## design/flow/design.v

```verilog
module ffD(clk, rst, Din, Dout);
input clk, rst;
input [31:0]Din;
output [31:0]Dout;
reg [31:0]Dout;
always@(posedge clk) 
begin
	if(rst==1)
	Dout <= 0;
	else
	Dout <= Din;
end
endmodule 
module mux1 (
		input [31:0] A, B,
		input Sel,
		output reg [31:0] Out
	);
	always @(Sel, A, B) begin
		case (Sel)
			0: Out = A;
			1:	Out = B;
		endcase
	end
endmodule
module extend (
	input [15:0]offset,
	output reg [31:0]offset32
);
always @(offset)
begin
 offset32[31:0] = {16'b0000000000000000,offset[15:0]};
end
endmodule
module alu(ctl, a, b, resultado);
  input [1:0] ctl;
  input [31:0] a, b;
  output reg [31:0] resultado;
  always @(*)
  begin
    case (ctl)
      2'b00 : resultado = a & b;  
      2'b01 : resultado = a | b;  
      2'b10 : resultado = a + b;  
      2'b11 : resultado = a - b;  
      default : resultado = 32'hxxxxxxxx;
   endcase
 end
endmodule
module control(instruction, ctrl);
    input [31:0] instruction;
	 output [20:0] ctrl;
    reg    [20:0] ctrl;
	 wire [11:0] opcode;
	 wire [4:0] rs, rt, rd;
    parameter LW = 12'b000111_xxxxxx;
    parameter SW = 12'b001000_xxxxxx;
    parameter ADD = 12'b000110_100000;
	 parameter SUB = 12'b000110_100010;
	 parameter AND = 12'b000110_100100;
	 parameter OR = 12'b000110_100101;
	 assign opcode[11:0] = {instruction[31:26], instruction[5:0]};
	 assign rs[4:0] = {instruction[25:21]};
	 assign rt[4:0] = {instruction[20:16]};
	 assign rd[4:0] = {instruction[15:11]};
    always @(instruction)
    begin
        casex (opcode)
          LW :
          begin
              ctrl[20:0]={6'b10_1_1_0_1,rs[4:0],5'b00000,rt[4:0]};
          end
          SW :
          begin
              ctrl[20:0]={6'b10_1_1_1_1,rs[4:0],5'b00000,rt[4:0]};
          end
          ADD :
          begin
              ctrl[20:0]={6'b10_0_0_0_1,rs[4:0],rt[4:0],rd[4:0]};
          end
          SUB :
          begin
              ctrl[20:0]={6'b11_0_0_0_1,rs[4:0],rt[4:0],rd[4:0]};
          end
          AND :
          begin
              ctrl[20:0]={6'b00_0_0_0_1,rs[4:0],rt[4:0],rd[4:0]};
          end
			 OR :
          begin
              ctrl[20:0]={6'b01_0_0_0_1,rs[4:0],rt[4:0],rd[4:0]};
          end
          default
          begin
              ctrl[20:0]={21'b0}; 
          end
        endcase
    end
endmodule
module PC(
  input rst,
  input clk,
  output reg [31:0]pc
  );
	always @(posedge clk or posedge rst)
		if (rst == 1)
		pc <= 0;
		else
		pc <= pc + 1;
  endmodule
module registerFile(addr1,addr2,out1,out2,addr_in,in,clk,rst);
input [4:0] addr1;	
input [4:0] addr2;	
output [31:0] out1;	
output [31:0] out2;	
input [4:0] addr_in;	
input [31:0] in;	
reg [31:0] out1;
reg [31:0] out2;
input clk, rst;
wire [511:0] regmem;
always @(posedge clk)
begin
		out1 <= addr1[4] ? 32'b0 : regmem[addr1[3:0]*32 +: 32];
		out2 <= addr2[4] ? 32'b0 : regmem[addr2[3:0]*32 +: 32];
end
genvar i;
generate
	for (i = 0; i < 16; i = i + 1) begin : REG
		reg [31:0] q;
		always @(negedge clk or posedge rst)
			if (rst)
				q <= 32'b0;
			else if (addr_in == i)
				q <= in;
		assign regmem[32*i +: 32] = q;
	end
endgenerate
endmodule
module data_memory(
clk , 
rst ,
address_0 , 
data_in , 
data_out,
cs_0 , 
we_0 
);
parameter data_0_WIDTH = 32 ;
parameter ADDR_WIDTH = 13 ;
input [ADDR_WIDTH-1:0] address_0 ;
input cs_0 ;
input we_0 ;
input clk;
input rst;
input [data_0_WIDTH-1:0] data_in ;
output reg [data_0_WIDTH-1:0] data_out;
wire [ADDR_WIDTH*data_0_WIDTH-1:0] mem;
genvar i;
generate
	for (i = 0; i < ADDR_WIDTH; i = i + 1) begin : WORD
		reg [data_0_WIDTH-1:0] q;
		always @ (posedge clk)
			if (rst)
				q <= (i == 0) ? 32'd1000 :
				     (i == 1) ? 32'd5000 :
				     (i == 2) ? 32'd2000 :
				     (i == 3) ? 32'd3000 : 32'd0;
			else if ( cs_0 && we_0 && address_0 == i )
				q <= data_in;
		assign mem[data_0_WIDTH*i +: data_0_WIDTH] = q;
	end
endgenerate
	always @ (posedge clk)
		begin : MEM_READ_0
			if (cs_0 && !we_0 && address_0 < ADDR_WIDTH) begin
				data_out <= mem[address_0*data_0_WIDTH +: data_0_WIDTH];
			end else begin
				data_out <= 0;
		end
	end
endmodule
module cpu (clk, rst, imem_addr, imem_data, test, test1);
	input clk, rst;
	output [6:0]imem_addr;
	input  [31:0]imem_data;
	output  [31:0]test;
	output [31:0]test1;
wire	 [31:0] inst;
wire   [31:0]ctrl, ctrl0, ctrl1, ctrl2;
wire   [20:0]controle;
wire	 [31:0]resultado;
wire   [31:0]data_out2;
wire   [31:0]pc;
wire	 [4:0]addr1, addr2, addr_in;
wire	 [31:0]out1, out2, out3;
wire	 [31:0]in;
wire	 rw;
wire	 [15:0]offset;
wire	 [31:0]offset32;
wire   sel1;
wire	 [31:0] imm;
wire   [31:0] data_out1;
wire	 [31:0]address_0;
wire	 [31:0] data_in;
wire	 [31:0]outrg1, outrg2;
wire	 [31:0] M, B, D, D1;
	assign imem_addr = pc[6:0];
	assign data_out2 = imem_data;
	PC PC(
		.rst(rst),
		.clk(clk),
		.pc(pc)
	);
ffD FF1(
		.rst(rst),
		.clk(clk),
		.Din(data_out2),
		.Dout(inst)
);
	registerFile RegisterFile(
		.addr1(inst[25:21]),
		.addr2(inst[20:16]),
		.out1(outrg1),
		.out2(outrg2),
		.addr_in(ctrl2[4:0]), 
		.in(out2),
		.rst(rst),
		.clk(clk)
	);
	control Controlador(
		.instruction(inst),
		.ctrl(controle)
	);
	extend Extend(
		.offset(inst[15:0]),
		.offset32(offset32)
	);
	ffD FF2(
		.rst(rst),
		.clk(clk),
		.Din(offset32),
		.Dout(imm)
		);
	ffD CONTROLE_0(
		.rst(rst),
		.clk(clk),
		.Din({11'b00000000000, controle[20:0]}),
		.Dout(ctrl0)
		);
	mux1 Mux1(
		.Sel(ctrl0[18]),
		.A(outrg2),
		.B(imm),
		.Out(out1)
	);
	alu Unidade_logica(
		.ctl(ctrl0[20:19]),
		.a(outrg1),
		.b(out1), 
		.resultado(resultado)
	);
	mux1 Mux3(
		.Sel(ctrl0[16]),
		.A(D),
		.B(resultado),
		.Out(out3)
	);
	ffD FF3(
		.rst(rst),
		.clk(clk),
		.Din(resultado),
		.Dout(D)
		);
	ffD CONTROLE_1(
		.rst(rst),
		.clk(clk),
		.Din(ctrl0),
		.Dout(ctrl1)
		);
	data_memory DataMemory(
		.address_0(out3[12:0]),
		.cs_0(ctrl1[15]),
		.we_0(ctrl0[16]),
		.data_in(outrg2),
		.data_out(M),
		.clk(clk),
		.rst(rst)
	);
	ffD FF5(
		.rst(rst),
		.clk(clk),
		.Din(D),
		.Dout(D1)
		);
	ffD CONTROLE_2(
		.rst(rst),
		.clk(clk),
		.Din(ctrl1),
		.Dout(ctrl2)
		);
	mux1 Mux2(
		.Sel(ctrl2[17]),
		.A(D1),
		.B(M),
		.Out(out2)
	);
	assign test[31:0] = inst[31:0];     
	assign test1[31:0] = out2[31:0];    
endmodule
```

## design/flow/run.sh

```bash
#!/bin/bash
# the make line also repeats each setting of config.mk as NAME=value (left out here)
make -C /OpenROAD-flow-scripts/flow DESIGN_CONFIG=/design/flow/config.mk WORK_HOME=/design/flow/orfs CLKGATE_MAP_FILE= finish
```

## design/flow/config.mk

```make
export PLATFORM = sky130hd
export DESIGN_NAME = cpu
export DESIGN_NICKNAME = cpu
export VERILOG_FILES = /design/flow/design.v
export SDC_FILE = /design/flow/constraint.sdc
export NUM_CORES = 4
export LEC_CHECK = 0
export CAP_MARGIN = 20
export CELL_PAD_IN_SITES_GLOBAL_PLACEMENT = 2
export CORE_ASPECT_RATIO = 0.65
export CORE_MARGIN = 2
export CORE_UTILIZATION = 54
export CTS_CLUSTER_DIAMETER = 53
export CTS_CLUSTER_SIZE = 98
export GPL_ROUTABILITY_DRIVEN = 1
export GPL_TIMING_DRIVEN = 1
export MAX_ROUTING_LAYER = met4
export PLACE_DENSITY_LB_ADDON = 0.16
export SETUP_SLACK_MARGIN = -0.02
export SLEW_MARGIN = 30
```

## design/flow/constraint.sdc

```tcl
create_clock -name core_clock -period 9.14 [get_ports {clk}]
set_input_delay 1.8280 -clock core_clock [delete_from_list [all_inputs] [get_ports {clk}]]
set_output_delay 1.8280 -clock core_clock [all_outputs]
set_load 0.01 [all_outputs]
```

==> changes_impl.md, run 1 <==
### Implementation results

* Outcome: finished clean
* DIE HEIGHT at 260 um
* Port bufs at 104
* Initial antenna violation count at 1
* Die Span X at 398 um
* Clock tree buffer depth at 3
* Setup crit end: RegisterFile.REG[9].q[20]
* Top sig layer: met4
* Clock Sinks at about 1.2k
* Combinational power at roughly 0.00057 W
* RSZ-0062 raised after global routing: no
* Maxcap violations at 0
* Flops after synth at 1166
* CTS root buffer: clkbuf_16
* Top-area cell share at around a quarter
* Slew margin rel. at 26.8%
* Final core occ at around three fifths
* Synth cell count leaders: nand2_1 (1044), mux2i_1 (653), dfxtp_1 (647), dfrtn_1 (512), o21ai_0 (360)
* M1 WL at 75300 um
* Congestion Overflow GR at 0
* Worst Setup SP: CONTROLE_2.Dout[3]
* Cell count listed in synth_stat.txt at ~5.3k
* Post-DR vias/cell at 6.01
* CTS tree: done
* RR Startpoint: CONTROLE_2.Dout[3]
* Total routed wirelength at between 150000 and 200000 um
* Largest power group: registers
* Leakage at between 20 and 30 nW
* Clock Latency Late Sink at slightly above 0.7 ns
* CP Cell Sequence: nor3b_1 -> nand2_2 -> buf_4 -> nand2_1 -> o21ai_0
* Mux share at about a quarter
* Required @ worst endpoint at between 5 and 6 ns
* Flop pwr share at approximately 51%
* Vias in the first global route at 38.1k
* Synth unique cells at 77
* Top cell family by delay on the critical path: simple AND/OR/NAND/NOR gates
* VDD IR-drop max at about 0.00015 V
* Switching power share of the total at approximately a quarter
* Final setup TNS at 0 ns
* Clock group at around 0.0044 W
* N_diodes at 0
* DR iter-0 viols at around 3.5k
* RePlAce Congestion at around 0.9
* Cells resized by post-CTS repair at 0
* TritonRoute pass-1 iters at 6
* Most used flip-flop cell: dfxtp_1
* CP Launch Type: register
* Final setup fails at 0
* Switching pwr at approximately 0.0026 W
* Synth Area in Adders at under 10%
* Final hold violation count at 0
* Post-synth seq share at 47.5%
* Std-Cell Core Area at ~100000 um2
* Net count after synthesis at about 5.3k
* Fin Hold WS at 0.425 ns
* Non-filler instance count after layout at 6542
* Layout area overhead at 9.81%
* Aoi share at under 10%
* Tot GR Track Use at between 30% and 40%
* CP bufs+invs at 1
* Most common cell in the netlist: nand2_1
* Placed Cells at around 6.4k
* Via count at slightly below 40k
* Arrival @ worst endpoint at approximately 3.3 ns
* Crit. End Element: register
* First-pass GRT wire length at 243000 um
* Wire per inst at 24.2 um
* R2r endpoint: RegisterFile.REG[9].q[20]
* Seq group at about 0.0052 W
* Clock skew at a little under 0.07 ns
* Combinational Power Share at under 10%
* Clock power frac at about 43%
* CP peak stage delay at around 0.73 ns
* Yosys simple share at between 10% and 20%
* Pwr dens at 169 nW/um2
* Worst Path Max Fanout at 33
* Area reported by Yosys stat at 54600 um2
* Setup bufs post-CTS at 0
* Met2 WL post-DR at 67600 um
* Met3 Wirelength at 11500 um
* Async SR Flop Fraction at 44.5%
* Pre-CTS setup slack at ~1.5 ns
* Num rows at about 94
* CP Depth at 5
* I/O pins at ~110
* Synth area leaders: dfxtp_1 (24%), dfrtn_1 (23%), mux4_2 (13%)
* Hold_buf cts at 0
* Syn Inst Count at 5260
* Worst slew pin tran at ~1.1 ns
* R2R cell count at 5
* Final ANT Viol Nets at 0
* H-tree depth at 3
* Post-Syn Area at approximately 55000 um2
* Clock transition at path regs at 0.10 ns
* WHS Path Cells at 2
* Largest net degree at the start of global routing at roughly 170
* Crit path kind: reg -> reg
* Hold path endpoint: FF5.Dout[2]
* Max-slew violation count at 0
* Total die size at just over 100000 um2
* Hold WC Path Type: reg -> reg
* Hpwl dp at approximately 96000 um
* Yosys warning tally at 8
* Worst hold start: FF3.Dout[2]
* Internal at 0.00751 W
* XOR Share, Synth at 0.722%
* FP Util at 54.3%
* Final nets at slightly above 5k
* Worst Slack Setup Final at approximately 1.7 ns
* Avg Synthesized Cell Area at 10.4 um2
* Post-synth EDFFs at 0
* Leading area contributor after synthesis: dfxtp_1
* DRC viols at 0
* CTS Buf Count at 87
* Top logic family: multiplexers
* Crit-path slowest cell: nand2_2
* Reg2Reg Setup Slack at approximately 1.7 ns
* OpenROAD warnings at 35
stage by stage:
| stage | power, W | area, um2 |
|---|---|---|
| 5_1_grt | 0.0104 | 60000 |
| 6_report | 0.0101 | 60000 |
| 4_1_cts | 0.0102 | 59900 |
| 2_1_floorplan | 0.00567 | 54600 |
| 3_5_place_dp | 0.00586 | 56700 |
| 3_3_place_gp | 0.00586 | 56600 |
routing by layer:
metal,track usage [%],vias up
met2,45.3,1369
met1,48.2,19608
met4,7.29,0
met3,4.82,237
li1,-,18115
met5,-,-
cell type report:
type	instances	area (um2)
clock buffer	97	2300
clock inverter	64	942
fill	8615	40700
inverter	53	206
multi-input combinational	3596	26800
sequential	1166	26000
tap	1344	1680
timing repair buffer	222	2090
==> run 2, diff against run 1 <==
ABC_AREA = 0   (was default)
CAP_MARGIN = 35   (was 20)
CELL_PAD_IN_SITES_GLOBAL_PLACEMENT = default   (was 2)
CORE_ASPECT_RATIO = 1.57   (was 0.65)
CORE_UTILIZATION = 16   (was 54)
CTS_CLUSTER_DIAMETER = 170   (was 53)
CTS_CLUSTER_SIZE = default   (was 98)
GPL_ROUTABILITY_DRIVEN = default   (was 1)
HOLD_SLACK_MARGIN = 0.19   (was default)
MAX_ROUTING_LAYER = default   (was met4)
MIN_ROUTING_LAYER = met1   (was default)
PLACE_DENSITY_LB_ADDON = 0.11   (was 0.16)
SETUP_SLACK_MARGIN = default   (was -0.02)
SLEW_MARGIN = 20   (was 30)
clock period = 3.7 ns   (was 9.14 ns; I/O delays follow)
==> run 2 against run 1 <==
Effect of this change: now fails the layout checks on setup timing; first-iteration DRC count down 53%; area after synthesis unchanged; total power rose to 2.9 times the previous value; sequential power up 150%; clock-buffer cell count up 106; routed wire length up 40%; synthesized cell count unchanged; final area up 19%; flip-flop count unchanged; worst setup slack worse by 2.7 ns; clock power rose to 3.2 times the previous value.
==> changes_impl.md, run 2 <==
### Implementation results

* CP Cell Sequence: buf_6 -> nor3b_4 -> buf_6 -> o21ai_4 -> buf_4 -> or2_4 -> o21ai_4 -> xnor2_1 -> ha_1 -> and3_4 -> buf_6 -> o211a_4 -> o21a_1 -> o31ai_4 -> nor4b_4 -> a22oi_2 -> buf_6 -> buf_6 -> buf_6 -> or4_4 -> buf_12 -> mux2i_2
* Max-slew violation count at 0 (unchanged)
* RR Startpoint: CONTROLE_0.Dout[18]
* Post-DR vias/cell at 3.94 (-35%)
* RePlAce Congestion at 0.748 (-18%)
* Max Freq at roughly 0.21 GHz
* Tmin final at ~4.7 ns
* Final setup fails at 466 (+466)
* Worst slew pin tran at 0.897 ns (-0.201 ns)
* Clock transition at path regs at 0.06 ns (-0.04 ns)
* Largest net degree at the start of global routing at 140 (-19%)
* R2R cell count at 22 (+17)
* Clock group at 0.0142 W (+220%)
* Pre-CTS setup slack at -1.40 ns (-2.87 ns)
* Outcome: finished with violations
* Post-Syn Area at 54600 um2 (unchanged)
* Async SR Flop Fraction at 44.5% (unchanged)
* Net count after synthesis at 5330 (unchanged)
* Hold WC Path Type: reg -> reg
* Yosys simple share at 13.8% (unchanged)
* I/O pins at 105 (unchanged)
* OpenROAD warnings at 38 (+8.6%)
* First-pass GRT wire length at 320000 um (+32%)
* CTS tree: done
* Avg Synthesized Cell Area at 10.4 um2 (unchanged)
* R2r endpoint: DataMemory.WORD[3].q[21]
* Pwr dens at 407 nW/um2 (+140%)
* Power Total at 0.0291 W (+190%)
* VDD IR-drop max at 0.000343 V (+130%)
* CP Depth at 22 (+17)
* Reg2Reg Setup Slack at -0.96 ns (-2.70 ns)
* Switching pwr at 0.00715 W (+170%)
* Mux share at 25.4% (unchanged)
* Worst hold start: CONTROLE_1.Dout[1]
* Seq group at 0.0128 W (+150%)
* Synth Area in Adders at 1.02% (unchanged)
* Crit-path slowest cell: or4_4
* Top cell family by delay on the critical path: simple AND/OR/NAND/NOR gates
* SO Viols: setup timing
* Fin Hold WS at 0.434 ns (+0.00978 ns)
* Synth cell count leaders: nand2_1 (1044), mux2i_1 (653), dfxtp_1 (647), dfrtn_1 (512), o21ai_0 (360)
* Clock Latency Late Sink at 0.82 ns (+0.11 ns)
* Via count at 40.0k (+1.6%)
* Combinational power at 0.00209 W (+270%)
* Largest power group: the clock network
* Crit path kind: reg -> reg
* Most used flip-flop cell: dfxtp_1
* Std-Cell Core Area at 340000 um2 (+240%)
* Synth unique cells at 77 (unchanged)
* Total routed wirelength at 221000 um (+40%)
* Arrival @ worst endpoint at 5.32 ns (+2.02 ns)
* Post-synth EDFFs at 0 (unchanged)
* Yosys warning tally at 8 (unchanged)
* CTS root buffer: clkbuf_16
* Leading area contributor after synthesis: dfxtp_1
* Final ANT Viol Nets at 0 (unchanged)
* Combinational Power Share at 7.2% (+1.6 points)
* Top logic family: multiplexers
* Clock Sinks at 1166 (unchanged)
* Layout fillers at 36.9k (+330%)
* RSZ-0062 raised after global routing: yes
* Flop pwr share at 44.1% (-7.2 points)
* Hold path endpoint: CONTROLE_2.Dout[1]
* Worst Path Max Fanout at 21 (-36%)
* Most used cell, CP: buf_6
* Slew margin rel. at 40.2% (+13 points)
* TritonRoute pass-1 iters at 5 (-1)
* Clock power frac at 48.7% (+5.6 points)
* CP Launch Type: register
* Required @ worst endpoint at 4.36 ns (-0.68 ns)
* Final setup TNS at -364.11 ns (-364.11 ns)
* Tot GR Track Use at 12.6% (-19 points)
* Die Span X at 470 um (+18%)
* Setup crit end: DataMemory.WORD[3].q[21]
* Top-area cell share at 23.7% (unchanged)
* Final nets at 5667 (+9.1%)
* Leakage at 30.8 nW (+13%)
* Most common cell in the netlist: nand2_1
* Syn Inst Count at 5260 (unchanged)
* Vias in the first global route at 43.3k (+14%)
* Clock tree buffer depth at 4 (+1)
* H-tree depth at 4 (+1)
* Port bufs at 104 (unchanged)
* DRC viols at 0 (unchanged)
* CTS Buf Count at 138 (+59%)
* Crit. End Element: register
* Area reported by Yosys stat at 54600 um2 (unchanged)
* Aoi share at 7.77% (unchanged)
* CP peak stage delay at 0.46 ns (-0.27 ns)
* Post-synth seq share at 47.5% (unchanged)
* Crit share post-route at 126%
* Switching power share of the total at 24.6% (-1.3 points)
* Wire per inst at 21.8 um (-10%)
* Final hold violation count at 0 (unchanged)
* Flops after synth at 1166 (unchanged)
* Total die size at 346000 um2 (+230%)
* Worst Setup SP: CONTROLE_0.Dout[18]
* Num rows at 268 (+190%)
* DR iter-0 viols at 1670 (-53%)
* Maxcap violations at 0 (unchanged)
* Congestion Overflow GR at 0 (unchanged)
* CP bufs+invs at 8 (+7)
* Clock skew at 0.0488 ns (-0.0185 ns)
* FP Util at 16.1% (-38 points)
* Hpwl dp at 143000 um (+49%)
* Cell count listed in synth_stat.txt at 5260 (unchanged)
* XOR Share, Synth at 0.722% (unchanged)
* WHS Path Cells at 1 (-1)
* Synth area leaders: dfxtp_1 (24%), dfrtn_1 (23%), mux4_2 (13%)
* Internal at 0.0219 W (+190%)
* Initial antenna violation count at 4 (+3)
* DIE HEIGHT at 736 um (+180%)
* Worst Slack Setup Final at -0.959 ns (-2.70 ns)
* Layout area overhead at 30.6%
[run 2: timing repair]
| item | in CTS | in global routing |
|---|---|---|
| buffers inserted | 39 | 22 |
| setup endpoints to repair | 554 | 556 |
| hold endpoints to repair | 4 | 0 |
| cloned | 15 | 5 |
| resized | 141 | 121 |
| pin swaps | 51 | 52 |
| hold buffers | 1 | 0 |
[run 2: metal layers]
metal  routed length, um  GRT usage [%]  share of wire, %  up-vias
met5                   0              0                 0        -
met3                3940           1.08               1.8      252
li1                    -              -                 -    19037
met4                6160           3.67               2.8        0
met2              123000           24.9                56      426
met1               88300           14.1                40    20235
[run 2: area by class of cell]
cell class	count	area (um2)	area share (%)
sequential	1166	26000	36.4
timing repair buffer	642	7070	9.91
antenna	3	7.51	0.0105
inverter	53	215	0.302
clock buffer	203	4100	5.74
clock inverter	34	404	0.567
multi-input combinational	3596	28000	39.2
tap	4455	5570	7.82
[run 2: per-stage QoR]
| stage | cell area, um2 | util (%) | cells |
|---|---|---|---|
| detailed placement | 64900 | 19.1 | 9851 |
| floorplan | 55400 | - | 5260 |
| finish | 71300 | 21.0 | 10152 |
| CTS | 70700 | 20.8 | 10142 |
| global route | 71300 | 21.0 | 10150 |
| global placement | 64900 | 19.1 | 9850 |
==> run 3, diff against run 2 <==
ABC_AREA = default   (was 0)
CAP_MARGIN = 20   (was 35)
CORE_ASPECT_RATIO = default   (was 1.57)
CORE_UTILIZATION = 66   (was 16)
CTS_CLUSTER_DIAMETER = 96   (was 170)
CTS_CLUSTER_SIZE = 14   (was default)
GPL_TIMING_DRIVEN = default   (was 1)
HOLD_SLACK_MARGIN = default   (was 0.19)
MIN_ROUTING_LAYER = default   (was met1)
PLACE_DENSITY_LB_ADDON = default   (was 0.11)
SETUP_SLACK_MARGIN = -0.19   (was default)
TNS_END_PERCENT = 65   (was default)
clock period = 2.92 ns   (was 3.7 ns; I/O delays follow)
==> run 3 against run 2 <==
Effect of this change: critical endpoint is now DataMemory.WORD[8].q[15]; largest cell class unchanged; area after synthesis stayed put; routed wire length is 28% lower; highest routed layer unchanged; flip-flop count stayed put; still fails the layout checks on setup timing; cell count is 34% lower; sequential power is 27% higher.
==> changes_impl.md, run 3 <==
### Implementation results

* XOR Share, Synth at 0.722% (unchanged)
* Num rows at 105 (-61%)
* RePlAce Congestion at 0.908 (+21%)
* TritonRoute pass-1 iters at 6 (+1)
* First-pass GRT wire length at 239000 um (-25%)
* Top cell family by delay on the critical path: buffers and inverters
* Async SR Flop Fraction at 44.5% (unchanged)
* Synth Area in Adders at 1.02% (unchanged)
* Most used flip-flop cell: dfxtp_1
* Max Freq at 0.222 GHz (+3.3%)
* Post-DR vias/cell at 6.27 (+59%)
* Mux share at 25.4% (unchanged)
* Power Total at 0.0302 W (+4.0%)
* Congestion Overflow GR at 0 (unchanged)
* Final hold violation count at 0 (unchanged)
* Final Instance Area at 64700 um2 (-9.3%)
* Hpwl dp at 97700 um (-32%)
* Final ANT Viol Nets at 0 (unchanged)
* GRT met1 Usage at 49.2% (+35 points)
* Flops after synth at 1166 (unchanged)
* Grt met3 use at 5.31% (+4.2 points)
* Required @ worst endpoint at 3.45 ns (-0.91 ns)
* Area reported by Yosys stat at 54600 um2 (unchanged)
* DRC viols at 0 (unchanged)
* Synth unique cells at 77 (unchanged)
* CTS root buffer: clkbuf_16
* Final nets at 5641 (-0.46%)
* Most used cell, CP: buf_4
* Total die size at 85100 um2 (-75%)
* CP Launch Type: register
* GRT met2 Usage at 59.2% (+34 points)
* Grt peak-use layer: met2
* Hold_buf cts at 0 (-1)
* Worst Setup SP: CONTROLE_0.Dout[18]
* Die Span X at 292 um (-38%)
* Layout area overhead at 18.4%
* Worst Path Max Fanout at 6 (-71%)
* Outcome: finished with violations
* Tmin final at 4.51 ns (-0.150 ns)
* Initial antenna violation count at 5 (+1)
* Combinational power at 0.00223 W (+7%)
* H-tree depth at 3 (-1)
* FP Util at 66.6% (+51 points)
* Switching pwr at 0.00711 W (-0.61%)
* Pre-CTS setup slack at -1.65 ns (-0.253 ns)
* Arrival @ worst endpoint at 5.04 ns (-0.28 ns)
* RR Startpoint: CONTROLE_0.Dout[18]
* Pwr dens at 468 nW/um2 (+15%)
* Leading area contributor after synthesis: dfxtp_1
* Top logic family: multiplexers
* DIE HEIGHT at 292 um (-60%)
* Final setup fails at 1041 (+120%)
* Crit-path slowest cell: or4_4
* Reg2Reg Setup Slack at -1.59 ns (-0.63 ns)
* Top-area cell share at 23.7% (unchanged)
* Tot GR Track Use at 36.0% (+23 points)
* Setup crit end: DataMemory.WORD[8].q[15]
* Clock Sinks at 1166 (unchanged)
* Post-synth seq share at 47.5% (unchanged)
* Layout fillers at 5292 (-86%)
* Synth cell count leaders: nand2_1 (1044), mux2i_1 (653), dfxtp_1 (647), dfrtn_1 (512), o21ai_0 (360)
* I/O pins at 105 (unchanged)
* Largest power group: registers
* Clock power frac at 39.0% (-9.7 points)
* CP Cell Sequence: buf_6 -> mux2i_4 -> buf_4 -> buf_4 -> buf_4 -> inv_1 -> ha_1 -> fa_1 -> nor2b_2 -> o2111a_2 -> or2_1 -> a21oi_2 -> mux2i_1 -> a31oi_2 -> a31oi_1 -> buf_4 -> buf_4 -> or4_4 -> buf_4 -> buf_16 -> mux2i_1
* CTS Buf Count at 93 (-33%)
* Via count at 41.9k (+4.8%)
* Cell count listed in synth_stat.txt at 5260 (unchanged)
* Clock group at 0.0118 W (-17%)
* R2r endpoint: DataMemory.WORD[8].q[15]
* Std-Cell Core Area at 82000 um2 (-76%)
* Seq group at 0.0162 W (+27%)
* Maxcap violations at 0 (unchanged)
* Post-Syn Area at 54600 um2 (unchanged)
* Hold WC Path Type: in -> async
* Leakage at 29.8 nW (-3.3%)
* Max-slew violation count at 0 (unchanged)
* Syn Inst Count at 5260 (unchanged)
* R2R cell count at 21 (-4.5%)
* Total routed wirelength at 159000 um (-28%)
* Most common cell in the netlist: nand2_1
* Wire per inst at 23.8 um (+9.3%)
* SO Viols: setup timing
* Net count after synthesis at 5330 (unchanged)
* Worst Slack Setup Final at -1.59 ns (-0.630 ns)
* Clock tree buffer depth at 3 (-1)
* Internal at 0.0231 W (+5.6%)
* Synth area leaders: dfxtp_1 (24%), dfrtn_1 (23%), mux4_2 (13%)
* CP peak stage delay at 0.61 ns (+0.15 ns)
* Crit. End Element: register
* CP bufs+invs at 9 (+1)
* Clock skew at 0.0525 ns (+0.00374 ns)
* CTS tree: done
* Largest net degree at the start of global routing at 154 (+10%)
* VDD IR-drop max at 0.000496 V (+45%)
* Slew margin rel. at 36.3% (-3.9 points)
* Flop pwr share at 53.6% (+9.5 points)
* DR iter-0 viols at 3715 (+120%)
* Crit share post-route at 154% (+28 points)
* Avg Synthesized Cell Area at 10.4 um2 (unchanged)
* Placed Area at 60500 um2 (-6.8%)
* OpenROAD warnings at 40 (+5.3%)
* RSZ-0062 raised after global routing: yes
* Clock Latency Late Sink at 0.67 ns (-0.15 ns)
* Clock transition at path regs at 0.07 ns (about the same)
* CP Depth at 21 (-4.5%)
* Combinational Power Share at 7.4% (+0.2 points)
* Crit path kind: reg -> reg
* Post-synth EDFFs at 0 (unchanged)
* Aoi share at 7.77% (unchanged)
* Switching power share of the total at 23.5% (-1.1 points)
* Port bufs at 104 (unchanged)
* Yosys simple share at 13.8% (unchanged)
* Worst slew pin tran at 0.955 ns (+0.0584 ns)
* Yosys warning tally at 8 (unchanged)
* Vias in the first global route at 42.2k (-2.7%)
[run 3: per-layer routing]
metal / routed length, um / vias up / share of wire [%]
met5: 0 / - / 0
met4: 6790 / 0 / 4.3
met3: 11700 / 435 / 7.3
met2: 76900 / 1686 / 48
met1: 63600 / 20791 / 40
li1: - / 18950 / -
[run 3: metrics by stage]
step | hold WS (ns) | util (%) | instances | TNS (ns)
after floorplan | 0.414 | - | 5260 | -1592.75
after global placement | 0.418 | 73.8 | 6479 | -745.44
after detailed placement | 0.422 | 73.8 | 6479 | -732.55
after CTS | 0.185 | 77.5 | 6627 | -681.85
after global routing | 0.236 | 78.9 | 6675 | -864.65
final | 0.208 | 78.9 | 6676 | -734.49
[run 3: area by class of cell]
| class | instances | area [um2] | area share [%] |
|---|---|---|---|
| multi-input combinational | 3597 | 27400 | 42.3 |
| sequential | 1166 | 26000 | 40.2 |
| timing repair buffer | 660 | 7160 | 11.1 |
| clock buffer | 122 | 2480 | 3.83 |
| tap | 1070 | 1340 | 2.07 |
| inverter | 53 | 215 | 0.333 |
| clock inverter | 7 | 138 | 0.213 |
| antenna | 1 | 2.50 | 0.00387 |
[run 3: repair_timing]
action                                  in CTS  in global routing
endpoints found under the setup margin     476                614
resized                                     44                117
setup buffers                               10                 26
gates cloned                                 9                 25
pin swaps                                    2                 47
==> run 4, diff against run 3 <==
CORE_UTILIZATION = 72   (was 66)
CTS_CLUSTER_DIAMETER = default   (was 96)
CTS_CLUSTER_SIZE = default   (was 14)
PLACE_DENSITY = 0.66   (was default)
SETUP_SLACK_MARGIN = default   (was -0.19)
TNS_END_PERCENT = default   (was 65)
clock period = 3.84 ns   (was 2.92 ns; I/O delays follow)
==> run 4 against run 3 <==
Effect of this change: the layout still fails its checks (setup timing); final area shrank 0.61%; worst setup slack gained 0.80 ns; clock power is essentially flat; global-route usage grew 4.5 points; sequential power shrank 24%.
==> changes_impl.md, run 4 <==
### Implementation results

* Seq group at 0.0123 W (-24%)
* Pwr dens at 401 nW/um2 (-14%)
* Crit. End Element: register
* Post-Syn Area at 54600 um2 (unchanged)
* Async SR Flop Fraction at 44.5% (unchanged)
* Top logic family: multiplexers
* Worst slew pin tran at 0.982 ns (+0.0269 ns)
* RSZ-0062 raised after global routing: yes
* Top-area cell share at 23.7% (unchanged)
* Flops after synth at 1166 (unchanged)
* FP Util at 73.0% (+6.4 points)
* CP Cell Sequence: buf_12 -> mux2i_4 -> ha_2 -> o211ai_1 -> buf_4 -> or4_4 -> nand2_1 -> xnor2_1 -> ha_1 -> o21a_1 -> o31ai_4 -> nor4b_4 -> a22oi_2 -> buf_6 -> or4_4 -> clkbuf_16 -> mux2i_1
* Leading area contributor after synthesis: dfxtp_1
* Largest net degree at the start of global routing at 181 (+18%)
* DR iter-0 viols at 4789 (+29%)
* Total die size at 78100 um2 (-8.2%)
* Maxcap violations at 0 (unchanged)
* Max-slew violation count at 0 (unchanged)
* Layout fillers at 3871 (-27%)
* Largest power group: registers
* I/O pins at 105 (unchanged)
* Yosys simple share at 13.8% (unchanged)
* R2R cell count at 17 (-19%)
* Port bufs at 104 (unchanged)
* Aoi share at 7.77% (unchanged)
* Mux share at 25.4% (unchanged)
* OpenROAD warnings at 37 (-7.5%)
* Cell count listed in synth_stat.txt at 5260 (unchanged)
* Most used flip-flop cell: dfxtp_1
* Via count at 42.9k (+2.4%)
* CP Depth at 17 (-19%)
* Congestion Overflow GR at 0 (unchanged)
* CP peak stage delay at 0.65 ns (+0.04 ns)
* Most common cell in the netlist: nand2_1
* Die Span X at 279 um (-4.2%)
* Power Total at 0.0258 W (-15%)
* Post-synth EDFFs at 0 (unchanged)
* Layout area overhead at 17.7%
* DIE HEIGHT at 279 um (-4.2%)
* Clock Latency Late Sink at 0.69 ns (+0.02 ns)
* Setup crit end: DataMemory.WORD[1].q[9]
* Wire per inst at 24.4 um (+2.7%)
* Most used cell, CP: or4_4
* Std-Cell Core Area at 74800 um2 (-8.7%)
* Crit share post-route at 121% (-34 points)
* Synth unique cells at 77 (unchanged)
* Vias in the first global route at 43.9k (+4.1%)
* Placed Cells at 6246 (-3.6%)
* Initial antenna violation count at 9 (+4)
* TritonRoute pass-1 iters at 9 (+3)
* RR Startpoint: CONTROLE_0.Dout[18]
* Worst Setup SP: CONTROLE_0.Dout[18]
* Avg Synthesized Cell Area at 10.4 um2 (unchanged)
* Net count after synthesis at 5330 (unchanged)
* Top cell family by delay on the critical path: simple AND/OR/NAND/NOR gates
* Synth area leaders: dfxtp_1 (24%), dfrtn_1 (23%), mux4_2 (13%)
* Combinational power at 0.00169 W (-24%)
* Post-synth seq share at 47.5% (unchanged)
* Final setup TNS at -304.04 ns (+430.45 ns)
* Clock skew at 0.0582 ns (+0.00574 ns)
* Final ANT Viol Nets at 0 (unchanged)
* Hold WC Path Type: in -> async
* Clock Sinks at 1166 (unchanged)
* Slew margin rel. at 34.5% (-1.8 points)
* Num rows at 100 (-4.8%)
* First-pass GRT wire length at 246000 um (+2.7%)
* Non-filler instance count after layout at 6517 (-2.4%)
* Post-DR vias/cell at 6.58 (+4.9%)
* Total routed wirelength at 159000 um (+0.24%)
* SO Viols: setup timing
* Final Instance Area at 64300 um2 (-0.61%)
* Max Freq at 0.216 GHz (-2.6%)
* CTS root buffer: clkbuf_16
* CP bufs+invs at 4 (-5)
* Worst Slack Setup Final at -0.787 ns (+0.802 ns)
* Synth Area in Adders at 1.02% (unchanged)
* CTS Buf Count at 114 (+23%)
* H-tree depth at 3 (unchanged)
* Switching pwr at 0.00600 W (-16%)
* Clock tree buffer depth at 3 (unchanged)
* R2r endpoint: DataMemory.WORD[1].q[9]
* Clock power frac at 45.6% (+6.6 points)
* Required @ worst endpoint at 4.37 ns (+0.92 ns)
* Final nets at 5518 (-2.2%)
* VDD IR-drop max at 0.000437 V (-12%)
* Crit-path slowest cell: or4_4
* RePlAce Congestion at 0.916 (+0.93%)
* Internal at 0.0198 W (-14%)
* Final hold violation count at 0 (unchanged)
* Worst Path Max Fanout at 7 (+1)
* Tmin final at 4.63 ns (+0.118 ns)
* DRC viols at 0 (unchanged)
* Reg2Reg Setup Slack at -0.79 ns (+0.80 ns)
* Combinational Power Share at 6.6% (-0.8 points)
* Area reported by Yosys stat at 54600 um2 (unchanged)
* Switching power share of the total at 23.3% (-0.24 points)
* Arrival @ worst endpoint at 5.16 ns (+0.12 ns)
* Tot GR Track Use at 40.5% (+4.5 points)
* Syn Inst Count at 5260 (unchanged)
* CP Launch Type: register
* Synth cell count leaders: nand2_1 (1044), mux2i_1 (653), dfxtp_1 (647), dfrtn_1 (512), o21ai_0 (360)
* Yosys warning tally at 8 (unchanged)
* Leakage at 29.4 nW (-1.1%)
* Flop pwr share at 47.9% (-5.7 points)
* XOR Share, Synth at 0.722% (unchanged)
* Crit path kind: reg -> reg
* Outcome: finished with violations
* CTS tree: done
* Hpwl dp at 94000 um (-3.8%)
* Placed Area at 59000 um2 (-2.5%)
* Final setup fails at 470 (-55%)
* Clock group at 0.0118 W (about the same)
* Clock transition at path regs at 0.06 ns (about the same)
run 4: cell type report:
cell class              count  area [um2]  area share (%)
well taps                 969        1210            1.89
diodes                      2        5.00         0.00779
repair buffers            517        5380            8.37
flip-flops and latches   1166       26000            40.4
multi-input cells        3596       27500            42.8
clock buffers             164        3390            5.28
clock inverters            50         587           0.913
inverters                  53         215           0.335
run 4: per-layer routing:
metal,track usage [%],up-vias,part of all wire (%)
met5,0,-,0.026
met3,8.02,630,9.4
met2,66.8,2393,48
li1,-,18739,-
met1,52.5,21095,38
met4,18.1,6,5.1
run 4: timing repair:
item / CTS / global route
endpoints found under the setup margin: 466 / 480
hold buffers: 0 / 0
cloned: 5 / 10
buffers inserted: 22 / 23
pin swaps: 21 / 80
resized: 75 / 89
run 4: stage by stage:
stage / utilization, % / setup slack [ns] / hold WS [ns]
floorplan: - / -0.950 / 0.414
global placement: 78.8 / -0.683 / 0.416
detailed placement: 78.8 / -0.813 / 0.425
CTS: 85.0 / -0.530 / 0.331
global route: 85.9 / -0.923 / 0.368
finish: 85.9 / -0.787 / 0.354
==> run 5, diff against run 4 <==
CELL_PAD_IN_SITES_GLOBAL_PLACEMENT = 0   (was default)
CTS_CLUSTER_DIAMETER = 332   (was default)
CTS_CLUSTER_SIZE = 15   (was default)
GPL_TIMING_DRIVEN = 1   (was default)
PLACE_DENSITY = default   (was 0.66)
PLACE_DENSITY_LB_ADDON = 0.26   (was default)
SETUP_SLACK_MARGIN = -0.02   (was default)
clock period = 3.71 ns   (was 3.84 ns; I/O delays follow)
==> run 5 against run 4 <==
Effect of this change: still fails the layout checks on setup timing; combinational power grew 15%; register-to-register slack lost 0.33 ns; flip-flop count is the same; largest cell class unchanged; clock-buffer cell count shrank 46; fmax shrank 4.2%; critical path depth grew 4; clock power shrank 22%; sequential share of layout area grew 0.24 points; total power shrank 7.1%.
==> changes_impl.md, run 5 <==
### Implementation results

* Vias in the first global route at 46.9k (+7.0%)
* CP peak stage delay at 0.60 ns (-0.05 ns)
* Leading area contributor after synthesis: dfxtp_1
* Crit path kind: reg -> reg
* RePlAce Congestion at 0.916 (about the same)
* Power Total at 0.0240 W (-7.1%)
* Top logic family: multiplexers
* Top cell family by delay on the critical path: simple AND/OR/NAND/NOR gates
* Wire per inst at 28.6 um (+17%)
* Hold_buf cts at 0 (unchanged)
* Worst Setup SP: CONTROLE_0.Dout[18]
* Total routed wirelength at 185000 um (+16%)
* Total die size at 78100 um2 (unchanged)
* Layout fillers at 3460 (-11%)
* SO Viols: setup timing
* Crit share post-route at 130% (+9.7 points)
* XOR Share, Synth at 0.722% (unchanged)
* Synth area leaders: dfxtp_1 (24%), dfrtn_1 (23%), mux4_2 (13%)
* Reg2Reg Setup Slack at -1.12 ns (-0.33 ns)
* CP Cell Sequence: buf_6 -> buf_6 -> nor3_4 -> o221ai_2 -> or3_4 -> nand2_1 -> xnor2_1 -> ha_1 -> and3_4 -> buf_6 -> o211a_4 -> nor3_4 -> o31ai_4 -> nor4b_4 -> a22oi_2 -> buf_4 -> buf_6 -> or4_4 -> buf_12 -> clkbuf_16 -> mux2i_1
* Clock Latency Late Sink at 0.71 ns (+0.02 ns)
* Final Instance Area at 63900 um2 (-0.58%)
* Final nets at 5528 (+0.18%)
* Syn Inst Count at 5260 (unchanged)
* Max Freq at 0.207 GHz (-4.2%)
* Clock power frac at 38.6% (-7.0 points)
* Layout area overhead at 17.0%
* Avg Synthesized Cell Area at 10.4 um2 (unchanged)
* Crit. End Element: register
* Post-synth EDFFs at 0 (unchanged)
* Area reported by Yosys stat at 54600 um2 (unchanged)
* Tot GR Track Use at 45.7% (+5.2 points)
* Worst Path Max Fanout at 7 (unchanged)
* M1 WL at 59900 um (-0.20%)
* Switching pwr at 0.00601 W (+0.28%)
* Crit-path slowest cell: or4_4
* Clock tree buffer depth at 3 (unchanged)
* Storage element area at 26000 um2 (about the same)
* Most common cell in the netlist: nand2_1
* Outcome: finished with violations
* Max-slew violation count at 0 (unchanged)
* Maxcap violations at 0 (unchanged)
* Switching power share of the total at 25.1% (+1.8 points)
* I/O pins at 105 (unchanged)
* Tmin final at 4.83 ns (+0.204 ns)
* RR Startpoint: CONTROLE_0.Dout[18]
* Setup crit end: DataMemory.WORD[4].q[15]
* Net count after synthesis at 5330 (unchanged)
* Port bufs at 104 (unchanged)
* Final hold violation count at 0 (unchanged)
* TritonRoute pass-1 iters at 8 (-1)
* H-tree depth at 3 (unchanged)
* Flops after synth at 1166 (unchanged)
* DRC viols at 0 (unchanged)
* FP Util at 73.0% (unchanged)
* Clock skew at 0.0828 ns (+0.0246 ns)
* Most used flip-flop cell: dfxtp_1
* Largest power group: registers
* Worst Slack Setup Final at -1.12 ns (-0.334 ns)
* Required @ worst endpoint at 4.31 ns (-0.06 ns)
* Synth Area in Adders at 1.02% (unchanged)
* Mux share at 25.4% (unchanged)
* Post-DR vias/cell at 7.14 (+8.5%)
* Top-area cell share at 23.7% (unchanged)
* Arrival @ worst endpoint at 5.44 ns (+0.28 ns)
* CP Launch Type: register
* Via count at 46.1k (+7.7%)
* Flop pwr share at 53.3% (+5.4 points)
* Fin Hold WS at 0.407 ns (+0.0537 ns)
* DIE HEIGHT at 279 um (unchanged)
* Yosys simple share at 13.8% (unchanged)
* Synth cell count leaders: nand2_1 (1044), mux2i_1 (653), dfxtp_1 (647), dfrtn_1 (512), o21ai_0 (360)
* CP Depth at 21 (+4)
* Logic area at 27900 um2 (+1.5%)
* Met3 Wirelength at 23800 um (+59%)
* Hpwl dp at 96300 um (+2.5%)
* Final ANT Viol Nets at 0 (unchanged)
* DR iter-0 viols at 6608 (+38%)
* Slew margin rel. at 30.2% (-4.4 points)
* Pre-CTS setup slack at -0.862 ns (-0.0483 ns)
* OpenROAD warnings at 35 (-5.4%)
* Met2 WL post-DR at 84000 um (+10%)
* Initial antenna violation count at 10 (+1)
* Clock group at 0.00925 W (-22%)
* Async SR Flop Fraction at 44.5% (unchanged)
* Yosys warning tally at 8 (unchanged)
* CP bufs+invs at 7 (+3)
* Final setup TNS at -415.91 ns (-111.87 ns)
* Pwr dens at 375 nW/um2 (-6.5%)
* Hold WC Path Type: in -> async
* CTS root buffer: clkbuf_16
* Largest net degree at the start of global routing at 127 (-30%)
* Combinational Power Share at 8.1% (+1.5 points)
* Congestion Overflow GR at 0 (unchanged)
* Most used cell, CP: buf_6
* R2r endpoint: DataMemory.WORD[4].q[15]
* CTS Buf Count at 87 (-24%)
* Leakage at 29.1 nW (-1.2%)
* Post-synth seq share at 47.5% (unchanged)
* Top sig layer: met5
* Std-Cell Core Area at 74800 um2 (unchanged)
* Internal at 0.0179 W (-9.3%)
* Post-Syn Area at 54600 um2 (unchanged)
* Seq group at 0.0128 W (+4%)
* VDD IR-drop max at 0.000392 V (-10%)
* First-pass GRT wire length at 271000 um (+11%)
* CTS tree: done
* Synth unique cells at 77 (unchanged)
* R2R cell count at 21 (+4)
* Clock Sinks at 1166 (unchanged)
* Num rows at 100 (unchanged)
* Final setup fails at 468 (-0.43%)
* Aoi share at 7.77% (unchanged)
* Cell count listed in synth_stat.txt at 5260 (unchanged)
* RSZ-0062 raised after global routing: yes
* Die Span X at 279 um (unchanged)
* Worst slew pin tran at 1.05 ns (+0.0657 ns)
* Placed Area at 59000 um2 (about the same)
* Combinational power at 0.00194 W (+15%)
* Clock transition at path regs at 0.09 ns (+0.03 ns)
## run 5: what timing repair did
| item | in CTS | in global routing |
|---|---|---|
| cloned | 30 | 5 |
| setup endpoints to repair | 466 | 467 |
| buffers inserted | 61 | 34 |
| resized | 184 | 133 |
| pin swaps | 103 | 63 |
## run 5: final cells by class
| cell class | count | area share [%] |
|---|---|---|
| Antenna cell | 1 | 0.00392 |
| Clock buffer | 118 | 3.62 |
| Clock inverter | 7 | 0.182 |
| Inverter | 53 | 0.337 |
| Multi-Input combinational cell | 3596 | 43.7 |
| Sequential cell | 1166 | 40.6 |
| Tap cell | 969 | 1.90 |
| Timing Repair Buffer | 554 | 9.64 |
## run 5: per-stage QoR
step	instances	util, %
after floorplan	5260	-
after global placement	6244	78.9
after detailed placement	6244	78.9
after CTS	6456	84.9
after global routing	6463	85.4
final	6464	85.4
## run 5: per-layer routing
layer | up-vias | GRT usage (%)
met5 | - | 0
met1 | 22078 | 54.3
li1 | 18724 | -
met3 | 1408 | 12.9
met2 | 3918 | 71.7
met4 | 18 | 33.5
==> run 6, diff against run 5 <==
ABC_AREA = 1   (was default)
CELL_PAD_IN_SITES_GLOBAL_PLACEMENT = default   (was 0)
CTS_CLUSTER_DIAMETER = 399   (was 332)
CTS_CLUSTER_SIZE = 14   (was 15)
GPL_TIMING_DRIVEN = default   (was 1)
PLACE_DENSITY_LB_ADDON = 0.2   (was 0.26)
SETUP_SLACK_MARGIN = -0.15   (was -0.02)
clock period = 2.95 ns   (was 3.71 ns; I/O delays follow)
==> run 6 against run 5 <==
Effect of this change: the layout still fails its checks (setup timing); clock power grew 28%; non-clock buffer count grew 295; fmax grew 13%; clock skew shrank 0.014 ns; total power grew 43%; critical path type unchanged; largest cell class unchanged; largest power group unchanged.
==> changes_impl.md, run 6 <==
### Implementation results

* Cell count listed in synth_stat.txt at 8374 (+59%)
* Maxcap violations at 0 (unchanged)
* Layout area overhead at 18.8%
* First-pass GRT wire length at 328000 um (+21%)
* DIE HEIGHT at 294 um (+5.2%)
* Synth unique cells at 47 (-39%)
* Aoi share at 16.0% (+8.2 points)
* Storage element area at 26000 um2 (about the same)
* Final ANT Viol Nets at 0 (unchanged)
* Required @ worst endpoint at 3.53 ns (-0.78 ns)
* Largest power group: registers
* Worst Path Max Fanout at 7 (unchanged)
* Largest net degree at the start of global routing at 177 (+39%)
* Flop pwr share at 47.8% (-5.5 points)
* Post-Syn Area at 60600 um2 (+11%)
* CTS tree: done
* Post-synth EDFFs at 0 (unchanged)
* Crit path kind: reg -> reg
* Num rows at 106 (+6.0%)
* Crit. End Element: register
* Vias in the first global route at 59.7k (+27%)
* Total die size at 86500 um2 (+11%)
* Clock Latency Late Sink at 0.69 ns (-0.02 ns)
* Clock skew at 0.0690 ns (-0.0138 ns)
* Synth area leaders: dfxtp_1 (21%), dfrtn_1 (21%), nand2_1 (9.7%)
* Total routed wirelength at 228000 um (+23%)
* Clock power frac at 34.5% (-4.1 points)
* Via count at 64.3k (+39%)
* Combinational power at 0.00609 W (+210%)
* Worst Setup SP: CONTROLE_0.Dout[18]
* CP Depth at 26 (+24%)
* Top cell family by delay on the critical path: simple AND/OR/NAND/NOR gates
* Arrival @ worst endpoint at 4.87 ns (-0.57 ns)
* Fin Hold WS at 0.222 ns (-0.186 ns)
* RePlAce Congestion at 0.997 (+8.8%)
* Worst slew pin tran at 0.883 ns (-0.165 ns)
* Avg Synthesized Cell Area at 7.23 um2 (-30%)
* Synth Area in Adders at 0.789% (-0.23 points)
* Crit share post-route at 146% (+15 points)
* Slew margin rel. at 41.1% (+11 points)
* XOR Share, Synth at 0.477% (-0.24 points)
* Initial antenna violation count at 10 (unchanged)
* Flops after synth at 1166 (unchanged)
* R2r endpoint: DataMemory.WORD[1].q[21]
* Tot GR Track Use at 48.4% (+2.7 points)
* Most common cell in the netlist: nand2_1
* Area reported by Yosys stat at 60600 um2 (+11%)
* Congestion Overflow GR at 0 (unchanged)
* RR Startpoint: CONTROLE_0.Dout[18]
* RSZ-0062 raised after global routing: yes
* TritonRoute pass-1 iters at 16 (+8)
* Worst Slack Setup Final at -1.34 ns (-0.222 ns)
* Clock tree buffer depth at 3 (unchanged)
* Setup crit end: DataMemory.WORD[1].q[21]
* Combinational Power Share at 17.7% (+9.6 points)
* CTS root buffer: clkbuf_16
* CP bufs+invs at 8 (+1)
* Port bufs at 104 (unchanged)
* SO Viols: setup timing
* Synth cell count leaders: nand2_1 (1564), inv_1 (1207), o21ai_0 (972), nor2_1 (816), dfxtp_1 (647)
* Yosys warning tally at 8 (unchanged)
* Switching pwr at 0.0100 W (+67%)
* Outcome: finished with violations
* Post-DR vias/cell at 6.57 (-8.0%)
* Logic area at 28400 um2 (+1.8%)
* Net count after synthesis at 8444 (+58%)
* DRC viols at 0 (unchanged)
* Die Span X at 294 um (+5.2%)
* Tmin final at 4.29 ns (-0.538 ns)
* VDD IR-drop max at 0.000580 V (+48%)
* Wire per inst at 23.2 um (-19%)
* Clock Sinks at 1166 (unchanged)
* Final hold violation count at 0 (unchanged)
* Pwr dens at 477 nW/um2 (+27%)
* Max-slew violation count at 0 (unchanged)
* Mux share at 5.32% (-20 points)
* Reg2Reg Setup Slack at -1.34 ns (-0.22 ns)
* R2R cell count at 26 (+24%)
* Final setup fails at 1012 (+120%)
* Leading area contributor after synthesis: dfxtp_1
* Seq group at 0.0164 W (+28%)
* OpenROAD warnings at 58 (+66%)
* Yosys simple share at 22.5% (+8.7 points)
* I/O pins at 105 (unchanged)
* Most used flip-flop cell: dfxtp_1
* Switching power share of the total at 29.2% (+4.1 points)
* Post-synth seq share at 42.8% (-4.7 points)
* DR iter-0 viols at 10.5k (+59%)
* Std-Cell Core Area at 83400 um2 (+11%)
* Clock transition at path regs at 0.07 ns (-0.02 ns)
* Max Freq at 0.233 GHz (+13%)
* Hold WC Path Type: in -> async
* Final setup TNS at -582.86 ns (-166.95 ns)
* Hpwl dp at 132000 um (+38%)
* Layout fillers at 4679 (+35%)
* CTS Buf Count at 93 (+6.9%)
* Internal at 0.0243 W (+35%)
* Async SR Flop Fraction at 44.5% (unchanged)
* H-tree depth at 3 (unchanged)
* FP Util at 72.6% (-0.38 points)
* Final nets at 8743 (+58%)
* Leakage at 32.7 nW (+13%)
* Clock group at 0.0118 W (+28%)
* Crit-path slowest cell: dfxtp_4
* Top-area cell share at 21.4% (-2.3 points)
* CP Launch Type: register
* Syn Inst Count at 8374 (+59%)
* CP peak stage delay at 0.37 ns (-0.23 ns)
* Top logic family: simple AND/OR/NAND/NOR gates
* Hold_buf cts at 0 (unchanged)
[run 6: per-layer routing]
metal  share of wire, %  track usage (%)
met1                 33             59.8
met2                 42             74.5
met3                 15             12.4
met4                9.4             33.6
met5              0.023                0
[run 6: layout make-up]
class                      count  area share [%]
multi-input combinational   5334            39.5
sequential                  1166            36.1
timing repair buffer         849            12.5
inverter                    1229            6.45
clock buffer                 123            3.42
tap                         1080            1.88
clock inverter                 7           0.155
antenna                        8          0.0278
[run 6: through the flow]
step / cells / utilization [%] / power, W / setup slack [ns] / cell area (um2)
2_1_floorplan: 8374 / - / 0.0196 / -1.01 / 61000
3_3_place_gp: 9564 / 80.4 / 0.0216 / -0.901 / 67000
3_5_place_dp: 9564 / 80.4 / 0.0217 / -0.986 / 67000
4_1_cts: 9751 / 84.9 / 0.0335 / -0.878 / 70900
5_1_grt: 9790 / 86.2 / 0.0351 / -1.44 / 71900
6_report: 9796 / 86.2 / 0.0343 / -1.34 / 71900
[run 6: what timing repair did]
item	4_1_cts	5_1_grt
setup endpoints to repair	723	925
gates cloned	10	13
pin swaps	21	92
gates resized	143	194
buffers inserted	47	28
==> run 7, diff against run 6 <==
ABC_AREA = default   (was 1)
CORE_UTILIZATION = 68   (was 72)
CTS_CLUSTER_DIAMETER = 96   (was 399)
PLACE_DENSITY_LB_ADDON = default   (was 0.2)
SETUP_SLACK_MARGIN = 0.94   (was -0.15)
TNS_END_PERCENT = 65   (was default)
clock period = 3.55 ns   (was 2.95 ns; I/O delays follow)
==> run 7 against run 6 <==
Effect of this change: the layout still fails its checks (setup timing); die size fell by 4.5%; via count fell by 34%; register-to-register slack improved by 0.37 ns; critical path depth fell by 6; non-clock buffer count fell by 246; synthesized cell count fell by 37%.
==> changes_impl.md, run 7 <==
### Implementation results

* Pre-CTS setup slack at -1.06 ns (-0.0743 ns)
* Top cell family by delay on the critical path: simple AND/OR/NAND/NOR gates
* Layout area overhead at 19.6%
* Layout fillers at 4652 (-0.58%)
* Clock Latency Late Sink at 0.67 ns (-0.02 ns)
* Crit-path slowest cell: or4_4
* CP Launch Type: register
* Vias in the first global route at 41.6k (-30%)
* VDD IR-drop max at 0.000379 V (-35%)
* XOR Share, Synth at 0.722% (+0.24 points)
* CTS tree: done
* Reg2Reg Setup Slack at -0.98 ns (+0.37 ns)
* Met3 Wirelength at 16000 um (-53%)
* Async SR Flop Fraction at 44.5% (unchanged)
* Clock transition at path regs at 0.07 ns (about the same)
* Largest power group: registers
* Port bufs at 104 (unchanged)
* Most used flip-flop cell: dfxtp_1
* RSZ-0062 raised after global routing: yes
* Post-synth EDFFs at 0 (unchanged)
* Avg Synthesized Cell Area at 10.4 um2 (+44%)
* DR iter-0 viols at 4478 (-57%)
* CTS root buffer: clkbuf_16
* Combinational Power Share at 7.5% (-10 points)
* Synth cell count leaders: nand2_1 (1044), mux2i_1 (653), dfxtp_1 (647), dfrtn_1 (512), o21ai_0 (360)
* Slew margin rel. at 34.8% (-6.3 points)
* Final hold violation count at 0 (unchanged)
* Synth area leaders: dfxtp_1 (24%), dfrtn_1 (23%), mux4_2 (13%)
* Worst Setup SP: CONTROLE_0.Dout[18]
* Std-Cell Core Area at 79300 um2 (-5.0%)
* Flops after synth at 1166 (unchanged)
* Aoi share at 7.77% (-8.2 points)
* H-tree depth at 3 (unchanged)
* Final ANT Viol Nets at 0 (unchanged)
* Pwr dens at 381 nW/um2 (-20%)
* Placed Area at 60100 um2 (-10%)
* CP bufs+invs at 4 (-4)
* CP peak stage delay at 0.57 ns (+0.20 ns)
* Worst slew pin tran at 0.978 ns (+0.0956 ns)
* CP Depth at 20 (-23%)
* CTS Buf Count at 93 (unchanged)
* CP Cell Sequence: buf_8 -> mux2i_4 -> ha_2 -> o211ai_1 -> or2_4 -> nand2_2 -> xor2_1 -> ha_1 -> a21oi_4 -> nand2_1 -> o31ai_2 -> nand2_1 -> xor2_1 -> mux2i_1 -> a22oi_2 -> buf_6 -> buf_6 -> or4_4 -> clkbuf_16 -> mux2i_1
* Required @ worst endpoint at 4.08 ns (+0.55 ns)
* Wire per inst at 25.0 um (+7.6%)
* Top sig layer: met5
* Max-slew violation count at 0 (unchanged)
* Clock tree buffer depth at 3 (unchanged)
* R2r endpoint: DataMemory.WORD[7].q[4]
* R2R cell count at 20 (-23%)
* Final setup fails at 467 (-54%)
* Most common cell in the netlist: nand2_1
* Mux share at 25.4% (+20 points)
* Hold WC Path Type: in -> async
* Switching power share of the total at 23.6% (-5.6 points)
* Met2 WL post-DR at 78800 um (-18%)
* Initial antenna violation count at 5 (-5)
* Die Span X at 287 um (-2.3%)
* Crit share post-route at 127% (-18 points)
* SO Viols: setup timing
* Max Freq at 0.221 GHz (-5.1%)
* Top-area cell share at 23.7% (+2.3 points)
* Num rows at 103 (-2.8%)
* RePlAce Congestion at 0.952 (-4.5%)
* Largest net degree at the start of global routing at 211 (+19%)
* Yosys warning tally at 8 (unchanged)
* Flop pwr share at 53.7% (+5.9 points)
* Post-Syn Area at 54600 um2 (-9.8%)
* Synth unique cells at 77 (+64%)
* Total die size at 82600 um2 (-4.5%)
* Area reported by Yosys stat at 54600 um2 (-9.8%)
* Via count at 42.8k (-34%)
* OpenROAD warnings at 37 (-36%)
* Maxcap violations at 0 (unchanged)
* Net count after synthesis at 5330 (-37%)
* Hpwl dp at 94400 um (-29%)
* Crit. End Element: register
* Clock Sinks at 1166 (unchanged)
* Crit path kind: reg -> reg
* M1 WL at 62700 um (-17%)
* Clock group at 0.00966 W (-18%)
* Arrival @ worst endpoint at 5.06 ns (+0.19 ns)
* Top logic family: multiplexers
* First-pass GRT wire length at 235000 um (-28%)
* DIE HEIGHT at 287 um (-2.3%)
* Clock power frac at 38.9% (+4.4 points)
* Cell count listed in synth_stat.txt at 5260 (-37%)
* Worst Path Max Fanout at 6 (-1)
* Clock skew at 0.0569 ns (-0.0121 ns)
* Total routed wirelength at 165000 um (-28%)
* Congestion Overflow GR at 0 (unchanged)
* TritonRoute pass-1 iters at 6 (-10)
* Leading area contributor after synthesis: dfxtp_1
* Tot GR Track Use at 36.8% (-12 points)
* Post-DR vias/cell at 6.48 (-1.4%)
* Setup crit end: DataMemory.WORD[7].q[4]
* Fin Hold WS at 0.270 ns (+0.0489 ns)
* I/O pins at 105 (unchanged)
* Yosys simple share at 13.8% (-8.7 points)
* FP Util at 68.9% (-3.7 points)
* Seq group at 0.0133 W (-19%)
* Worst Slack Setup Final at -0.976 ns (+0.368 ns)
* Final nets at 5583 (-36%)
* RR Startpoint: CONTROLE_0.Dout[18]
* Leakage at 29.9 nW (-8.7%)
* Tmin final at 4.53 ns (+0.232 ns)
* Switching pwr at 0.00587 W (-41%)
* Synth Area in Adders at 1.02% (+0.23 points)
* Internal at 0.0190 W (-22%)
* Hold_buf cts at 0 (unchanged)
* Syn Inst Count at 5260 (-37%)
* Combinational power at 0.00186 W (-69%)
* Final Instance Area at 65300 um2 (-9.2%)
* DRC viols at 0 (unchanged)
* Post-synth seq share at 47.5% (+4.7 points)
* Outcome: finished with violations
## run 7: routing by layer
layer / up-vias / GRT usage (%)
met2: 2297 / 60.5
met1: 21076 / 49.3
met3: 523 / 6.97
met5: - / 0
li1: 18851 / -
met4: 6 / 12.4
## run 7: cell type report
class                           instances  area, um2  area share (%)
Inverter                               53        215           0.329
Timing Repair Buffer                  603       7120            10.9
Clock buffer                          127       2520            3.86
Clock inverter                          5       55.1          0.0843
Antenna cell                            1       2.50         0.00383
Tap cell                             1050       1310            2.01
Sequential cell                      1166      26000            39.8
Multi-Input combinational cell       3596      28100            43.0
## run 7: timing repair
action	4_1_cts	5_1_grt
buffers inserted	11	44
gates cloned	5	42
pin swaps	15	54
setup endpoints to repair	1091	1095
resized	59	222
## run 7: per-stage QoR
step,utilization (%),total power [W],instances,setup TNS [ns]
final,82.4,0.0249,6601,-391.52
after global routing,82.4,0.0256,6600,-462.82
after CTS,79.6,0.0247,6514,-325.62
after detailed placement,75.8,0.0153,6366,-422.05
after global placement,75.8,0.0153,6366,-396.61
after floorplan,-,0.0146,5260,-1026.84
==> run 8, diff against run 7 <==
ABC_AREA = 0   (was default)
CORE_UTILIZATION = 40   (was 68)
CTS_CLUSTER_DIAMETER = default   (was 96)
CTS_CLUSTER_SIZE = default   (was 14)
GPL_TIMING_DRIVEN = 0   (was default)
MAX_ROUTING_LAYER = met4   (was default)
SETUP_SLACK_MARGIN = default   (was 0.94)
SLEW_MARGIN = 10   (was 20)
TNS_END_PERCENT = 15   (was 65)
clock period = 5.5 ns   (was 3.55 ns; I/O delays follow)
==> run 8 against run 7 <==
Effect of this change: the layout still fails its checks (setup timing); cell count increased by 12%; critical path depth decreased by 15; hold slack improved by 0.16 ns; clock-buffer cell count increased by 58; register-to-register slack improved by 0.81 ns; critical path type unchanged; critical endpoint is now RegisterFile.REG[6].q[2]; largest cell class unchanged.
==> changes_impl.md, run 8 <==
### Implementation results

* RSZ-0062 raised after global routing: yes
* XOR Share, Synth at 0.722% (unchanged)
* Leading area contributor after synthesis: dfxtp_1
* Internal at 0.0138 W (-27%)
* Final setup fails at 109 (-77%)
* Top cell family by delay on the critical path: buffers and inverters
* Post-Syn Area at 54600 um2 (unchanged)
* Clock group at 0.00850 W (-12%)
* Hold path endpoint: FF5.Dout[27]
* Crit path kind: reg -> reg
* Hold_buf cts at 0 (unchanged)
* Worst slew pin tran at 1.22 ns (+0.238 ns)
* H-tree depth at 3 (unchanged)
* Clock tree buffer depth at 3 (unchanged)
* Pwr dens at 288 nW/um2 (-24%)
* Vias in the first global route at 42.1k (+1.3%)
* SO Viols: setup timing
* Switching pwr at 0.00435 W (-26%)
* Post-synth seq share at 47.5% (unchanged)
* Largest power group: registers
* Reg2Reg Setup Slack at -0.16 ns (+0.81 ns)
* Hpwl dp at 136000 um (+44%)
* Async SR Flop Fraction at 44.5% (unchanged)
* R2R cell count at 5 (-75%)
* Worst Path Max Fanout at 10 (+4)
* Clock Sinks at 1166 (unchanged)
* Final hold violation count at 0 (unchanged)
* Switching power share of the total at 23.9% (+0.30 points)
* Clock power frac at 46.7% (+7.8 points)
* Synth unique cells at 77 (unchanged)
* CP peak stage delay at 0.73 ns (+0.16 ns)
* Maxcap violations at 0 (unchanged)
* CP bufs+invs at 3 (-1)
* DRC viols at 0 (unchanged)
* Outcome: finished with violations
* Fin Hold WS at 0.433 ns (+0.162 ns)
* Worst Setup SP: CONTROLE_2.Dout[17]
* Top logic family: multiplexers
* CTS root buffer: clkbuf_16
* Mux share at 25.4% (unchanged)
* RePlAce Congestion at 0.957 (+0.57%)
* Std-Cell Core Area at 135000 um2 (+71%)
* Largest net degree at the start of global routing at 163 (-23%)
* CTS tree: done
* Tot GR Track Use at 27.0% (-9.8 points)
* Slew margin rel. at 18.9% (-16 points)
* Top-area cell share at 23.7% (unchanged)
* Combinational Power Share at 6.0% (-1.5 points)
* Most used cell, CP: clkbuf_1
* TritonRoute pass-1 iters at 7 (+1)
* Most common cell in the netlist: nand2_1
* R2r endpoint: RegisterFile.REG[6].q[2]
* VDD IR-drop max at 0.000318 V (-16%)
* Via count at 42.2k (-1.3%)
* Crit-path slowest cell: mux2i_2
* Required @ worst endpoint at 3.25 ns (-0.83 ns)
* Flops after synth at 1166 (unchanged)
* CTS Buf Count at 120 (+29%)
* Yosys warning tally at 8 (unchanged)
* Synth cell count leaders: nand2_1 (1044), mux2i_1 (653), dfxtp_1 (647), dfrtn_1 (512), o21ai_0 (360)
* Yosys simple share at 13.8% (unchanged)
* Avg Synthesized Cell Area at 10.4 um2 (unchanged)
* FP Util at 40.3% (-29 points)
* Placed Area at 58200 um2 (-3.1%)
* Wire per inst at 25.0 um (about the same)
* Num rows at 135 (+31%)
* OpenROAD warnings at 42 (+14%)
* DR iter-0 viols at 4071 (-9.1%)
* WHS Path Cells at 1
* Initial antenna violation count at 5 (unchanged)
* Arrival @ worst endpoint at 3.41 ns (-1.65 ns)
* RR Startpoint: CONTROLE_2.Dout[17]
* Flop pwr share at 47.3% (-6.4 points)
* Post-DR vias/cell at 5.71 (-12%)
* Hold WC Path Type: reg -> reg
* Worst Slack Setup Final at -0.163 ns (+0.812 ns)
* Synth Area in Adders at 1.02% (unchanged)
* I/O pins at 105 (unchanged)
* Layout fillers at 12.7k (+170%)
* Port bufs at 103 (-0.96%)
* Power Total at 0.0182 W (-27%)
* Worst hold start: FF3.Dout[27]
* DIE HEIGHT at 374 um (+30%)
* Aoi share at 7.77% (unchanged)
* Congestion Overflow GR at 0 (unchanged)
* Final setup TNS at -5.06 ns (+386.46 ns)
* Max-slew violation count at 0 (unchanged)
* Clock transition at path regs at 0.06 ns (about the same)
* Most used flip-flop cell: dfxtp_1
* Leakage at 28.1 nW (-5.9%)
* Final Instance Area at 63100 um2 (-3.4%)
* CP Depth at 5 (-75%)
* CP Cell Sequence: clkbuf_1 -> clkdlybuf4s15_2 -> mux2i_2 -> clkbuf_1 -> o21ai_0
* Layout area overhead at 15.6%
* Clock skew at 0.0937 ns (+0.0367 ns)
* Final ANT Viol Nets at 0 (unchanged)
* Net count after synthesis at 5330 (unchanged)
* Final nets at 5579 (-0.072%)
* Syn Inst Count at 5260 (unchanged)
* Total routed wirelength at 185000 um (+12%)
* Die Span X at 374 um (+30%)
* Area reported by Yosys stat at 54600 um2 (unchanged)
* Cell count listed in synth_stat.txt at 5260 (unchanged)
* Seq group at 0.00860 W (-35%)
* Clock Latency Late Sink at 0.78 ns (+0.11 ns)
* Crit. End Element: register
* Post-synth EDFFs at 0 (unchanged)
* First-pass GRT wire length at 275000 um (+17%)
* Setup crit end: RegisterFile.REG[6].q[2]
* Total die size at 140000 um2 (+69%)
* Synth area leaders: dfxtp_1 (24%), dfrtn_1 (23%), mux4_2 (13%)
* Combinational power at 0.00109 W (-41%)
* CP Launch Type: register
[run 8: repair_timing]
action | 4_1_cts | 5_1_grt
cloned | 0 | 1
pin swaps | 6 | 5
endpoints found under the setup margin | 925 | 848
hold endpoints to repair | 0 | 0
buffers inserted | 6 | 5
resized | 138 | 47
[run 8: area by class of cell]
cell class / count / area (um2) / area share [%]
Timing Repair Buffer: 136 / 1440 / 2.29
Inverter: 53 / 201 / 0.319
Buffer: 436 / 2150 / 3.40
Antenna cell: 1 / 2.50 / 0.00396
Sequential cell: 1166 / 25900 / 41.1
Clock inverter: 38 / 519 / 0.823
Multi-Input combinational cell: 3596 / 27100 / 42.9
Tap cell: 1781 / 2230 / 3.53
Clock buffer: 185 / 3570 / 5.65
[run 8: metrics by stage]
stage / worst slack, ns / instances / utilization (%)
floorplan: -0.383 / 5260 / -
global placement: -2.72 / 7144 / 42.8
detailed placement: -2.68 / 7163 / 43.0
CTS: -0.0952 / 7383 / 46.4
global route: -0.212 / 7391 / 46.6
finish: -0.163 / 7392 / 46.6
[run 8: metal layers]
metal	part of all wire [%]	vias up	global-route usage, %
met3	7.4	437	4.52
met4	4.4	0	9.99
met1	42	21167	35.3
met5	0	-	-
li1	-	18870	-
met2	46	1721	42.1
Power and IR drop assume default switching activity.
